==> flow/design.v (excerpt) <==
module audio_core
(
	input AUD_BCLK,
	input rst,
	input [2:0]SW,
	input AUD_ADCLRCK,
	input AUD_ADCDAT,
	input AUD_DACLRCK,
	output AUD_DACDAT
);
wire DACDone;
wire ADCDone;
wire [31:0]currentADCData;
reg [31:0]currentDACData;
AudioDAC myDAC(
	rst,  
	AUD_BCLK,  
	AUD_DACLRCK,  
	currentDACData,  
	DACDone,  
	AUD_DACDAT  
);
AudioADC myADC(
	rst,  
	AUD_BCLK,  
	AUD_ADCLRCK,  
	AUD_ADCDAT,  
	ADCDone,  
	currentADCData  
);
wire [31:0]lowPassFilterOutput;
LowPassFilter lowpass(rst, AUD_BCLK, AUD_DACLRCK, currentADCData, lowPassFilterOutput);
wire [31:0]highPassFilterOutput;
HighPassFilter highpass(rst, AUD_BCLK, AUD_DACLRCK, currentADCData, highPassFilterOutput);
wire [31:0]echoFilterOutput;
EchoFilter echo(rst, AUD_BCLK, AUD_DACLRCK, currentADCData, echoFilterOutput);
always @(*)
begin
	case({SW[2], SW[1], SW[0]})
		3'b001: currentDACData = lowPassFilterOutput; 
		3'b010: currentDACData = highPassFilterOutput; 
		3'b100: currentDACData = echoFilterOutput; 
		default: currentDACData = currentADCData;
	endcase
end
  ...
Size: ~8,200 cells after synthesis, ~210 flip-flops, about 9 I/O pins, about 50,000 um^2 of cells after synthesis.
Settings: LEC_CHECK=0, ABC_AREA=1, CAP_MARGIN=20, CELL_PAD_IN_SITES_DETAIL_PLACEMENT=0, CORE_ASPECT_RATIO=1.17, CORE_MARGIN=2, CORE_UTILIZATION=72, CTS_CLUSTER_DIAMETER=206, HOLD_SLACK_MARGIN=0.02, PLACE_DENSITY_LB_ADDON=0.29, SETUP_SLACK_MARGIN=-1.12, SLEW_MARGIN=35, TNS_END_PERCENT=40; clock period 28.1 ns.
run.sh (not shown) runs the stock make flow with config.mk's settings and CLKGATE_MAP_FILE=.
The baseline finished with timing, DRC and antenna clean.
Then changed:
Settings changed: ABC_AREA 1 to unset, CELL_PAD_IN_SITES_DETAIL_PLACEMENT 0 to unset, CORE_ASPECT_RATIO 1.17 to unset, CORE_UTILIZATION 72 to 71, CTS_CLUSTER_DIAMETER 206 to unset, HOLD_SLACK_MARGIN 0.02 to unset, PLACE_DENSITY_LB_ADDON 0.29 to unset, SETUP_SLACK_MARGIN -1.12 to unset, SLEW_MARGIN 35 to 20, TNS_END_PERCENT 40 to unset.
Clock period 28.1 ns to 22.7 ns, I/O delays scaled along.
What happened: Cell count fell by a few percent; clock-buffer cell count came out lower by 2; synthesized cell count shrinks by a little under a tenth; routed wire length increases by a quarter to a third; setup slack got worse by 5.3 ns; clock skew hardly moves; die area increases by roughly a tenth; utilization is higher by 4.6 points.

* * *

Starting RTL as in the previous note.
clock: 28.1 ns
lec_check: 0
abc_area: 1
cap_margin: 20
cell_pad_in_sites_detail_placement: 0
core_aspect_ratio: 1.17
core_margin: 2
core_utilization: 72
cts_cluster_diameter: 363
hold_slack_margin: 0.02
setup_slack_margin: -1.12
slew_margin: 35
tns_end_percent: 40
Next try:
Settings changed: ABC_AREA 1 to not set, CELL_PAD_IN_SITES_DETAIL_PLACEMENT 0 to not set, CORE_ASPECT_RATIO 1.17 to not set, CORE_UTILIZATION 72 to 40, CTS_CLUSTER_DIAMETER 363 to not set, HOLD_SLACK_MARGIN 0.02 to not set, SETUP_SLACK_MARGIN -1.12 to not set, SLEW_MARGIN 35 to 20, TNS_END_PERCENT 40 to not set.
Clock period 28.1 ns to 27.7 ns, I/O delays scaled along.
After rerunning:
- The changed run produced a clean layout
- critical path depth decreases by 63
- count of clock-buffer cells in the layout increases by 3
- via count increases by roughly a tenth
Next try:
Settings changed: CORE_UTILIZATION 40 to 64, CTS_CLUSTER_DIAMETER set to 354, CTS_CLUSTER_SIZE set to 99, PLACE_DENSITY set to 0.37.
Clock period 27.7 ns to 16.7 ns, I/O delays scaled along.
The new run died in global routing; synthesized cell count does not change; area after synthesis does not change; die area fell by 37%.
Next try:
Settings changed: ABC_AREA set to 1, CORE_UTILIZATION 64 to 69, CTS_CLUSTER_DIAMETER 354 to not set, CTS_CLUSTER_SIZE 99 to not set, PLACE_DENSITY 0.37 to not set.
Clock period 16.7 ns to 28.1 ns, I/O delays scaled along.
- Now the flow passed the timing, DRC and antenna checks
- die size went down by 16%
- synthesized cell count rises by 8.8%
- synthesized area shrinks by 9.2%
Next try:
Settings changed: ABC_AREA 1 to not set, CORE_UTILIZATION 69 to 40.
Clock period 28.1 ns to 40.0 ns, I/O delays scaled along.
Outcome: Worst setup slack gets better by 6.9 ns; worst hold slack loses 0.0085 ns; wire length rises by 26%; critical path depth fell by 65; synthesized cell count falls by 8.1%; count of clock-buffer cells in the layout drops by 1; cell area came out higher by 12%; cell count rose by 0.77%; clock skew hardly moves.
Next try:
Settings changed: ABC_AREA set to 1, CORE_UTILIZATION 40 to 63, PLACE_DENSITY_LB_ADDON set to 0.01.
Clock period 40.0 ns to 17.2 ns, I/O delays scaled along.
The new run finished with negative setup slack left.
Hold slack got worse by 0.017 ns.
Final cell count grows by about a fifth.
Count of clock-buffer cells in the layout shrinks by 1.
Synthesized cell count grows by a little under a tenth.
Area after synthesis shrinks by roughly a tenth.
Routed wire length grows by about a fifth.
Critical path depth grows by 64.
Cell area grows by about a fifth.
First-iteration DRC count grows by well over a third.
Worst setup slack got worse by 18 ns.

* * *

audio_core again, from the RTL that the note above started with.
export LEC_CHECK = 0
export CAP_MARGIN = 20
export CORE_MARGIN = 2
export CORE_UTILIZATION = 58
export CTS_CLUSTER_DIAMETER = 192
export CTS_CLUSTER_SIZE = 53
export SLEW_MARGIN = 20
create_clock -name core_clock -period 13.4 [get_ports {AUD_BCLK}]
The baseline did not get past 5_1_grt.
Next try:
ABC_AREA = 1   (was not set)
CORE_UTILIZATION = 72   (was 58)
CTS_CLUSTER_DIAMETER = not set   (was 192)
CTS_CLUSTER_SIZE = not set   (was 53)
PLACE_DENSITY = 0.41   (was not set)
clock period = 15.4 ns   (was 13.4 ns; I/O delays follow)
- The changed run did not get past 5_1_grt, error GRT-0116
- synthesized cell count increases by 8.8%
- area after synthesis came out lower by 9.2%
- die size decreases by about 27%
Next try:
ABC_AREA = not set   (was 1)
CAP_MARGIN = 5   (was 20)
CORE_UTILIZATION = 71   (was 72)
MAX_ROUTING_LAYER = met4   (was not set)
PLACE_DENSITY = not set   (was 0.41)
clock period = 18.5 ns   (was 15.4 ns; I/O delays follow)
Outcome: The new run did not get past 5_1_grt (GRT-0232); synthesized area went up by roughly a tenth; die area went up by roughly a tenth; synthesized cell count shrinks by a little under a tenth.
Next try:
CAP_MARGIN = 20   (was 5)
CORE_UTILIZATION = 40   (was 71)
MAX_ROUTING_LAYER = not set   (was met4)
SETUP_SLACK_MARGIN = 1.69   (was not set)
clock period = 27.7 ns   (was 18.5 ns; I/O delays follow)
After rerunning:
- The changed run produced a clean layout
- synthesized cell count is unchanged
- synthesized area stays the same
- die size rose by well over a third
Next try:
CAP_MARGIN = 15   (was 20)
CORE_UTILIZATION = 71   (was 40)
MAX_ROUTING_LAYER = met4   (was not set)
SETUP_SLACK_MARGIN = not set   (was 1.69)
clock period = 18.5 ns   (was 27.7 ns; I/O delays follow)
This time the run never finished: it broke off in 5_1_grt. Die area goes down by about 43%. Synthesized cell count is unchanged. Area after synthesis does not change.
